==> flow/design.v (excerpt) <==
module sort_pipe #(
parameter DATA_WIDTH='d8
)(
input 				          clk,
input 				          rst_n,
input 					      client_val,
input [(8*DATA_WIDTH)-1:0]    client_data,
output reg                    client_rdy,
input 				          sort_rdy,
output reg                    sort_val,
output reg [8*DATA_WIDTH-1:0]   sort_data
);
clock: 1.76 ns
lec_check: 0
cap_margin: 20
core_margin: 2
core_utilization: 72
cts_cluster_diameter: 400
cts_cluster_size: 95
place_density: 0.39
slew_margin: 20
tns_end_percent: 10
run.sh (not shown) runs the stock make flow with config.mk's settings and CLKGATE_MAP_FILE=.
The first run aborted during global routing (5_1_grt).
Edit:
--- a/flow/config.mk
+++ b/flow/config.mk
@@ -8,8 +8,5 @@
 export CAP_MARGIN = 20
 export CORE_MARGIN = 2
-export CORE_UTILIZATION = 72
-export CTS_CLUSTER_DIAMETER = 400
-export CTS_CLUSTER_SIZE = 95
-export PLACE_DENSITY = 0.39
+export CORE_UTILIZATION = 66
+export PLACE_DENSITY = 0.6
 export SLEW_MARGIN = 20
-export TNS_END_PERCENT = 10
==> flow/constraint.sdc (replaced) <==
create_clock -name core_clock -period 2.03 [get_ports {clk}]
set_input_delay 0.4060 -clock core_clock [delete_from_list [all_inputs] [get_ports {clk}]]
set_output_delay 0.4060 -clock core_clock [all_outputs]
set_load 0.01 [all_outputs]
The changed run finished but failed the layout checks on negative setup slack.
Die size climbs by a little under a tenth.
Synthesized area does not change.
Synthesized cell count stays the same.
Edit:
--- a/flow/config.mk
+++ b/flow/config.mk
@@ -8,5 +8,6 @@
 export CAP_MARGIN = 20
 export CORE_MARGIN = 2
-export CORE_UTILIZATION = 66
-export PLACE_DENSITY = 0.6
+export CORE_UTILIZATION = 72
+export PLACE_DENSITY_LB_ADDON = 0.26
+export SETUP_SLACK_MARGIN = 0.6
 export SLEW_MARGIN = 20
This time the run died in clock tree synthesis (4_1_cts), error DPL-0033. Synthesized cell count is unchanged. Die area falls by a little under a tenth. Synthesized area does not change.
Edit:
--- a/flow/config.mk
+++ b/flow/config.mk
@@ -8,6 +8,5 @@
 export CAP_MARGIN = 20
 export CORE_MARGIN = 2
-export CORE_UTILIZATION = 72
-export PLACE_DENSITY_LB_ADDON = 0.26
-export SETUP_SLACK_MARGIN = 0.6
+export CORE_UTILIZATION = 40
+export PLACE_DENSITY = 0.6
 export SLEW_MARGIN = 20
==> flow/constraint.sdc (replaced) <==
create_clock -name core_clock -period 3.0 [get_ports {clk}]
set_input_delay 0.6000 -clock core_clock [delete_from_list [all_inputs] [get_ports {clk}]]
set_output_delay 0.6000 -clock core_clock [all_outputs]
set_load 0.01 [all_outputs]
With this change the flow finished with timing, DRC and antenna clean; die area is higher by 78%; area after synthesis stays the same; synthesized cell count does not change.
Edit:
--- a/flow/config.mk
+++ b/flow/config.mk
@@ -6,7 +6,15 @@
 export NUM_CORES = 4
 export LEC_CHECK = 0
+export ABC_AREA = 1
 export CAP_MARGIN = 20
-export CORE_MARGIN = 2
-export CORE_UTILIZATION = 40
-export PLACE_DENSITY = 0.6
+export CELL_PAD_IN_SITES_GLOBAL_PLACEMENT = 3
+export CORE_ASPECT_RATIO = 1.2
+export CORE_MARGIN = 3
+export CORE_UTILIZATION = 58
+export CTS_CLUSTER_DIAMETER = 329
+export GPL_TIMING_DRIVEN = 0
+export MAX_ROUTING_LAYER = met4
+export MIN_ROUTING_LAYER = met2
+export PLACE_DENSITY_LB_ADDON = 0.21
+export SETUP_SLACK_MARGIN = 0.19
 export SLEW_MARGIN = 20
After rerunning: The changed run failed in global placement without I/O (3_1_place_gp_skip_io) (FLW-0024). Area after synthesis fell by 2.1%. Die area decreases by 31%. Synthesized cell count went up by 10%.
Edit:
==> flow/config.mk (replaced) <==
export PLATFORM = sky130hd
export DESIGN_NAME = sort_pipe
export DESIGN_NICKNAME = sort_pipe
export VERILOG_FILES = /design/flow/design.v
export SDC_FILE = /design/flow/constraint.sdc
export NUM_CORES = 4
export LEC_CHECK = 0
export CAP_MARGIN = 20
export CORE_MARGIN = 2
export CORE_UTILIZATION = 40
export PLACE_DENSITY = 0.6
export SLEW_MARGIN = 20
==> flow/constraint.sdc (replaced) <==
create_clock -name core_clock -period 2.5 [get_ports {clk}]
set_input_delay 0.5000 -clock core_clock [delete_from_list [all_inputs] [get_ports {clk}]]
set_output_delay 0.5000 -clock core_clock [all_outputs]
set_load 0.01 [all_outputs]
- The new run completed without violations
- die area climbs by 44%
- synthesized area grows by 2.1%
- synthesized cell count is lower by about 9%


sort_pipe again, from the RTL that the note above started with.
make LEC_CHECK=0 CAP_MARGIN=20 CORE_MARGIN=2 CORE_UTILIZATION=66 PLACE_DENSITY=0.6 SETUP_SLACK_MARGIN=-0.17 SLEW_MARGIN=20 finish   # period 1.71 ns
The first run failed in global routing (5_1_grt) on ODB-0269.
==> next run, changes <==
- CELL_PAD_IN_SITES_GLOBAL_PLACEMENT: unset -> 3
- CORE_MARGIN: 2 -> 3
- CORE_UTILIZATION: 66 -> 40
- MAX_ROUTING_LAYER: unset -> met4
- MIN_ROUTING_LAYER: unset -> met2
- SETUP_SLACK_MARGIN: -0.17 -> 0.19
- clock period: 1.71 -> 3.0 ns (I/O delays scaled with it)
This time the run went through all stages and came out clean.
Synthesized cell count does not change.
Die area rises by about 70%.
Area after synthesis is unchanged.
==> next run, changes <==
- CELL_PAD_IN_SITES_GLOBAL_PLACEMENT: 3 -> unset
- CORE_MARGIN: 3 -> 2
- CORE_UTILIZATION: 40 -> 72
- CTS_CLUSTER_DIAMETER: unset -> 356
- CTS_CLUSTER_SIZE: unset -> 30
- MAX_ROUTING_LAYER: met4 -> unset
- MIN_ROUTING_LAYER: met2 -> unset
- PLACE_DENSITY: 0.6 -> 0.78
- SETUP_SLACK_MARGIN: 0.19 -> -0.19
- clock period: 3.0 -> 1.9 ns (I/O delays scaled with it)
=>
- Now the flow finished but fails on setup timing
- clock skew came out higher by 8.0 ps
- global-route usage came out higher by 4.2 points
- via count came out lower by about a fifth
- worst setup slack loses 660 ps
- non-clock buffer count came out higher by 300
- utilization came out higher by 39 points
- sequential share of layout area came out lower by 0.85 points
==> next run, changes <==
- CORE_UTILIZATION: 72 -> 56
- CTS_CLUSTER_DIAMETER: 356 -> unset
- CTS_CLUSTER_SIZE: 30 -> unset
- PLACE_DENSITY: 0.78 -> 0.6
- SETUP_SLACK_MARGIN: -0.19 -> unset
- clock period: 1.9 -> 2.5 ns (I/O delays scaled with it)
Result:
- The new run finished with timing, DRC and antenna clean
- setup slack gains 340 ps
- synthesized cell count is unchanged
- critical path depth goes down by 5
- clock-buffer cell count rose by 65
- global-route usage decreases by 11 points
- first-iteration DRC count drops by 35%
- via count fell by 9.2%
==> next run, changes <==
- ABC_AREA: unset -> 1
- CORE_UTILIZATION: 56 -> 72
- CTS_CLUSTER_DIAMETER: unset -> 356
- CTS_CLUSTER_SIZE: unset -> 30
- HOLD_SLACK_MARGIN: unset -> 0.29
- PLACE_DENSITY: 0.6 -> 0.78
- SETUP_SLACK_MARGIN: unset -> -0.19
- clock period: 2.5 -> 1.82 ns (I/O delays scaled with it)
=>
- This time the run produced a layout that fails on setup timing
- via count decreases by 2.6%
- hold slack got worse by 86 ps
- clock-buffer cell count shrinks by 65
==> next run, changes <==
- ABC_AREA: 1 -> unset
- CELL_PAD_IN_SITES_DETAIL_PLACEMENT: unset -> 2
- CORE_UTILIZATION: 72 -> 40
- CTS_CLUSTER_DIAMETER: 356 -> 301
- CTS_CLUSTER_SIZE: 30 -> unset
- GPL_TIMING_DRIVEN: unset -> 0
- HOLD_SLACK_MARGIN: 0.29 -> unset
- PLACE_DENSITY: 0.78 -> unset
- SETUP_SLACK_MARGIN: -0.19 -> unset
- clock period: 1.82 -> 3.0 ns (I/O delays scaled with it)
Outcome:
- The new run finished but fails on setup timing
- die area went up by well over a third
- worst setup slack loses 38 ps
- flip-flop count does not change
- worst hold slack gains 49 ps
- routed wire length went up by well over a third


Setup of JK:
sort_pipe again, from the RTL that the note above started with.
clock: 1.47 ns
lec_check: 0
cap_margin: 20
cell_pad_in_sites_detail_placement: 0
cell_pad_in_sites_global_placement: 3
core_aspect_ratio: 1.28
core_margin: 2
core_utilization: 64
cts_cluster_diameter: 358
cts_cluster_size: 32
gpl_routability_driven: 1
max_routing_layer: met5
min_routing_layer: met1
place_density_lb_addon: 0.03
setup_slack_margin: 0.42
slew_margin: 20
JK did not finish; a tool error ended it in 3_1_place_gp_skip_io.
## Diff of input files: MS against JK
Settings: clearing CELL_PAD_IN_SITES_GLOBAL_PLACEMENT, which used to be 3; clearing PLACE_DENSITY_LB_ADDON, which used to be 0.03; clearing CORE_ASPECT_RATIO, which used to be 1.28; clearing MAX_ROUTING_LAYER, which used to be met5; clearing GPL_ROUTABILITY_DRIVEN, which used to be 1; clearing CTS_CLUSTER_DIAMETER, which used to be 358; clearing SETUP_SLACK_MARGIN, which used to be 0.42; swapping 64 for 66 in CORE_UTILIZATION; clearing MIN_ROUTING_LAYER, which used to be met1; putting PLACE_DENSITY at 0.6 where nothing was set; putting TNS_END_PERCENT at 80 where nothing was set; clearing CELL_PAD_IN_SITES_DETAIL_PLACEMENT, which used to be 0; swapping 1.47 for 1.73 in the clock period (ns, I/O delays scaled along).
==> comparison <==
What ended MS was a tool error in 5_1_grt; the run never finished.
JK failed in 3_1_place_gp_skip_io with FLW-0024.
As of MS, height of the die had fallen by more than 10% compared to JK.
Number of library cell types mapped by synthesis: MS vs JK identical
JK -> MS: synthesized cell count delta 0, exact match
Core footprint ended up 4.0% lower on MS than on JK.
MS vs. JK: die outline width picked up an extra 21 um, die area decreased by 1400 um^2 relative to the old numbers.
Status: total nets after synthesis parity (JK, MS)
Summary — floorplan core density, MS relative to JK: higher, by 2.6 points.
Taking JK as the reference, in MS yosys synthesis chip area saw little to no change; number of cell rows saw a decrease.


sort_pipe again, from the RTL that the note above started with.
Settings: LEC_CHECK=0, ABC_AREA=1, CAP_MARGIN=25, CELL_PAD_IN_SITES_DETAIL_PLACEMENT=2, CORE_MARGIN=2, CORE_UTILIZATION=40, CTS_CLUSTER_DIAMETER=301, GPL_ROUTABILITY_DRIVEN=0, GPL_TIMING_DRIVEN=0, MAX_ROUTING_LAYER=met4, SLEW_MARGIN=20, TNS_END_PERCENT=70; clock period 3.0 ns.
The first run ran to the end with violations: setup timing.
Edit:
CAP_MARGIN = 40   (was 25)
CELL_PAD_IN_SITES_DETAIL_PLACEMENT = 1   (was 2)
CORE_MARGIN = 7   (was 2)
CORE_UTILIZATION = 24   (was 40)
CTS_CLUSTER_DIAMETER = 121   (was 301)
MIN_ROUTING_LAYER = met2   (was not set)
clock period = 1.63 ns   (was 3.0 ns; I/O delays follow)
Effect: Now the flow aborted during global routing (5_1_grt). Die size increases by 75%. Area after synthesis is unchanged. Synthesized cell count stays the same.
Edit:
ABC_AREA = not set   (was 1)
CAP_MARGIN = 20   (was 40)
CELL_PAD_IN_SITES_DETAIL_PLACEMENT = not set   (was 1)
CORE_MARGIN = 2   (was 7)
CORE_UTILIZATION = 58   (was 24)
CTS_CLUSTER_DIAMETER = not set   (was 121)
GPL_ROUTABILITY_DRIVEN = not set   (was 0)
GPL_TIMING_DRIVEN = not set   (was 0)
MAX_ROUTING_LAYER = not set   (was met4)
MIN_ROUTING_LAYER = not set   (was met2)
SETUP_SLACK_MARGIN = -0.19   (was not set)
TNS_END_PERCENT = not set   (was 70)
clock period = 2.26 ns   (was 1.63 ns; I/O delays follow)
With this change the flow ran to the end with no violations.
Synthesized area is higher by 2.1%.
Synthesized cell count is lower by 9.4%.
Die size decreases by 60%.
Edit:
ABC_AREA = 1   (was not set)
CORE_UTILIZATION = 72   (was 58)
CTS_CLUSTER_DIAMETER = 356   (was not set)
CTS_CLUSTER_SIZE = 30   (was not set)
HOLD_SLACK_MARGIN = 0.29   (was not set)
PLACE_DENSITY = 0.64   (was not set)
SETUP_SLACK_MARGIN = -0.15   (was -0.19)
clock period = 1.6 ns   (was 2.26 ns; I/O delays follow)
After rerunning: Now the flow failed in global routing (5_1_grt), error DPL-0038; synthesized area drops by 2.1%; die size drops by about 20%; synthesized cell count climbs by about 10%.


Starting RTL as in the previous note.
clock: 1.97 ns
lec_check: 0
cap_margin: 20
cell_pad_in_sites_detail_placement: 0
cell_pad_in_sites_global_placement: 3
core_aspect_ratio: 1.28
core_margin: 10
core_utilization: 40
gpl_routability_driven: 1
hold_slack_margin: -0.02
max_routing_layer: met5
min_routing_layer: met2
place_density_lb_addon: 0.14
setup_slack_margin: 0.51
slew_margin: 30
Then changed:
CELL_PAD_IN_SITES_GLOBAL_PLACEMENT = 1   (was 3)
CORE_ASPECT_RATIO = 1.49   (was 1.28)
CTS_CLUSTER_SIZE = 95   (was default)
HOLD_SLACK_MARGIN = default   (was -0.02)
SLEW_MARGIN = 35   (was 30)
Result: The new run finished with negative setup slack left; wire length climbs by about 11%; die area hardly moves; worst setup slack is worse by 190 ps; first-iteration DRC count rises by about 25%; non-clock buffer count increases by 83.
Then changed:
CELL_PAD_IN_SITES_GLOBAL_PLACEMENT = 0   (was 1)
CORE_ASPECT_RATIO = 1.28   (was 1.49)
CORE_MARGIN = 2   (was 10)
CORE_UTILIZATION = 56   (was 40)
CTS_CLUSTER_SIZE = default   (was 95)
MIN_ROUTING_LAYER = met1   (was met2)
SETUP_SLACK_MARGIN = default   (was 0.51)
SLEW_MARGIN = 20   (was 35)
The new run ran to the end with violations: negative setup slack.
Die size shrinks by 36%.
Wire length drops by 25%.
Count of clock-buffer cells in the layout went down by 9.
Worst hold slack improves by 61 ps.
Then changed:
CELL_PAD_IN_SITES_GLOBAL_PLACEMENT = 3   (was 0)
CORE_UTILIZATION = 60   (was 56)
PLACE_DENSITY_LB_ADDON = 0.03   (was 0.14)
SETUP_SLACK_MARGIN = 0.42   (was default)
clock period = 1.47 ns   (was 1.97 ns; I/O delays follow)
Outcome: Now the flow ended with an error in global placement without I/O; synthesized area does not change; die size decreases by a few percent; synthesized cell count does not change.


run 1:
Starting RTL as in the previous note.
==> flow/config.mk <==
export PLATFORM = sky130hd
export DESIGN_NAME = sort_pipe
export DESIGN_NICKNAME = sort_pipe
export VERILOG_FILES = /design/flow/design.v
export SDC_FILE = /design/flow/constraint.sdc
export NUM_CORES = 4
export LEC_CHECK = 0
export CAP_MARGIN = 20
export CELL_PAD_IN_SITES_DETAIL_PLACEMENT = 0
export CELL_PAD_IN_SITES_GLOBAL_PLACEMENT = 3
export CORE_ASPECT_RATIO = 1.28
export CORE_MARGIN = 2
export CORE_UTILIZATION = 21
export GPL_ROUTABILITY_DRIVEN = 1
export MAX_ROUTING_LAYER = met5
export MIN_ROUTING_LAYER = met1
export PLACE_DENSITY_LB_ADDON = 0.14
export SETUP_SLACK_MARGIN = 0.51
export SLEW_MARGIN = 20
==> flow/constraint.sdc <==
create_clock -name core_clock -period 1.97 [get_ports {clk}]
set_input_delay 0.3940 -clock core_clock [delete_from_list [all_inputs] [get_ports {clk}]]
set_output_delay 0.3940 -clock core_clock [all_outputs]
set_load 0.01 [all_outputs]
Looking at the reports, run 1 completed the entire flow and the layout it produced met the timing, design-rule and antenna checks.
Setup changes, run 1 to run 2
diff --git a/flow/config.mk b/flow/config.mk
--- a/flow/config.mk
+++ b/flow/config.mk
@@ -10 +10 @@
-export CELL_PAD_IN_SITES_GLOBAL_PLACEMENT = 3
+export CELL_PAD_IN_SITES_GLOBAL_PLACEMENT = 0
@@ -13 +13 @@
-export CORE_UTILIZATION = 21
+export CORE_UTILIZATION = 56
==> comparison <==
- Every stage of run 2 finished as expected; the final checks, on the other hand, flagged setup timing, which means the layout fails.
- Cmp run 2 vs run 1: critical path depth higher in run 2
- Summary: fmax, run 2 worse than run 1
- Higher routability-driven placement congestion ratio among run 2 and run 1: run 2
- Run 2 against run 1: first-iteration DRC count went up by 713; post-route clock period utilization went up by 22 points.
Setup changes, run 2 to run 3
diff --git a/flow/config.mk b/flow/config.mk
--- a/flow/config.mk
+++ b/flow/config.mk
@@ -10 +10 @@
-export CELL_PAD_IN_SITES_GLOBAL_PLACEMENT = 0
+export CELL_PAD_IN_SITES_GLOBAL_PLACEMENT = 3
@@ -13 +13 @@
-export CORE_UTILIZATION = 56
+export CORE_UTILIZATION = 57
@@ -17 +17 @@
-export PLACE_DENSITY_LB_ADDON = 0.14
+export PLACE_DENSITY_LB_ADDON = 0.19
==> flow/constraint.sdc <==
create_clock -name core_clock -period 1.47 [get_ports {clk}]
set_input_delay 0.2940 -clock core_clock [delete_from_list [all_inputs] [get_ports {clk}]]
set_output_delay 0.2940 -clock core_clock [all_outputs]
set_load 0.01 [all_outputs]
## What came out
Looking only at effective utilization at floorplan, and setting everything else aside, the higher value of run 2 and run 3 goes to run 3. Synthesized chip area reported by yosys came out exactly the same in run 2 and run 3. Re number of instances in the synthesized netlist: no difference whatsoever between run 3 and run 2. Run 3 -> run 2: post-synth tally of flip-flops with integrated enable flat. Core area for run 3: 1.8% down relative to run 2. Going from run 2 to run 3, height of the die shrank by about 0.9%, number of placement rows lower, area of the die dropped 1.7%. Run 3 got as far as 3_1_place_gp_skip_io, where a tool error ended the run.
Changes in run 4 relative to run 3:
diff --git a/flow/config.mk b/flow/config.mk
--- a/flow/config.mk
+++ b/flow/config.mk
@@ -10 +10 @@
-export CELL_PAD_IN_SITES_GLOBAL_PLACEMENT = 3
+export CELL_PAD_IN_SITES_GLOBAL_PLACEMENT = 0
@@ -13 +13,2 @@
-export CORE_UTILIZATION = 57
+export CORE_UTILIZATION = 71
+export CTS_CLUSTER_SIZE = 37
@@ -17,2 +18 @@
-export PLACE_DENSITY_LB_ADDON = 0.19
-export SETUP_SLACK_MARGIN = 0.51
+export PLACE_DENSITY = 0.65
==> flow/constraint.sdc <==
create_clock -name core_clock -period 1.97 [get_ports {clk}]
set_input_delay 0.3940 -clock core_clock [delete_from_list [all_inputs] [get_ports {clk}]]
set_output_delay 0.3940 -clock core_clock [all_outputs]
set_load 0.01 [all_outputs]
Results
On synthesis area per yosys, run 3 and run 4 are basically level. Run 4 vs run 3 — vertical die dimension dropped about 10%. Synthesized cell count: run 4 vs run 3 — no meaningful difference. Taking run 3 as the reference, in run 4 count of different cell masters after synthesis about even, total core area fell 20%, count of library flops with an enable pin about even. Reported for run 3 and run 4, proportion of synthesized flip-flops having asynchronous set or reset turned out identical to the last digit. Run 4: all stages done; final checks FAILED (setup timing). The log for run 3 ends in 3_1_place_gp_skip_io with error FLW-0024, so the run never completed. When run 4 is set beside run 3, its initial core utilization turns out to be 15 points larger. Taking run 3 as the reference, in run 4 simple logic cell fraction of the synthesized area held, die area went down 19%.
The following lists how run 5 was set up differently from run 4:
diff --git a/flow/config.mk b/flow/config.mk
--- a/flow/config.mk
+++ b/flow/config.mk
@@ -7,0 +8 @@
+export ABC_AREA = 1
@@ -13 +14 @@
-export CORE_UTILIZATION = 71
+export CORE_UTILIZATION = 59
==> flow/constraint.sdc <==
create_clock -name core_clock -period 1.41 [get_ports {clk}]
set_input_delay 0.2820 -clock core_clock [delete_from_list [all_inputs] [get_ports {clk}]]
set_output_delay 0.2820 -clock core_clock [all_outputs]
set_load 0.01 [all_outputs]
Notes after the runs:
From run 4 to run 5 the numbers moved as follows: share of flip-flops with an asynchronous set or reset about even, overall die height rose 8.4%. The flow ended early for run 5: it failed with a tool error in 5_1_grt. Weighted congestion reported at the end of routability-driven placement: run 4 and run 5 compared, higher one is run 4. In run 5 the die area turned out about 17% higher than in run 4. Comparing number of standard-cell rows in the floorplan for run 4 and run 5, the bigger number came from run 5. Compared with run 4, run 5 shows a number of distinct library cells after synthesis that is 32% lower.
### run 5 -> run 6
diff --git a/flow/config.mk b/flow/config.mk
--- a/flow/config.mk
+++ b/flow/config.mk
@@ -8 +7,0 @@
-export ABC_AREA = 1
@@ -14,2 +13,2 @@
-export CORE_UTILIZATION = 59
-export CTS_CLUSTER_SIZE = 37
+export CORE_UTILIZATION = 72
+export CTS_CLUSTER_SIZE = 40
==> flow/constraint.sdc <==
create_clock -name core_clock -period 1.97 [get_ports {clk}]
set_input_delay 0.3940 -clock core_clock [delete_from_list [all_inputs] [get_ports {clk}]]
set_output_delay 0.3940 -clock core_clock [all_outputs]
set_load 0.01 [all_outputs]
[summary]
- Status: run 6 FAILED at 5_1_grt (tool error)
- Compared with run 5, in run 6 synthesized cell count now smaller, horizontal die dimension now smaller, synthesized area now larger, full die area now smaller.
- Run 5 -> run 6: number of cells in the yosys synthesis report decreased by a little under 10%
- Run 6 vs run 5: number of library cell types mapped by synthesis up by more than a quarter
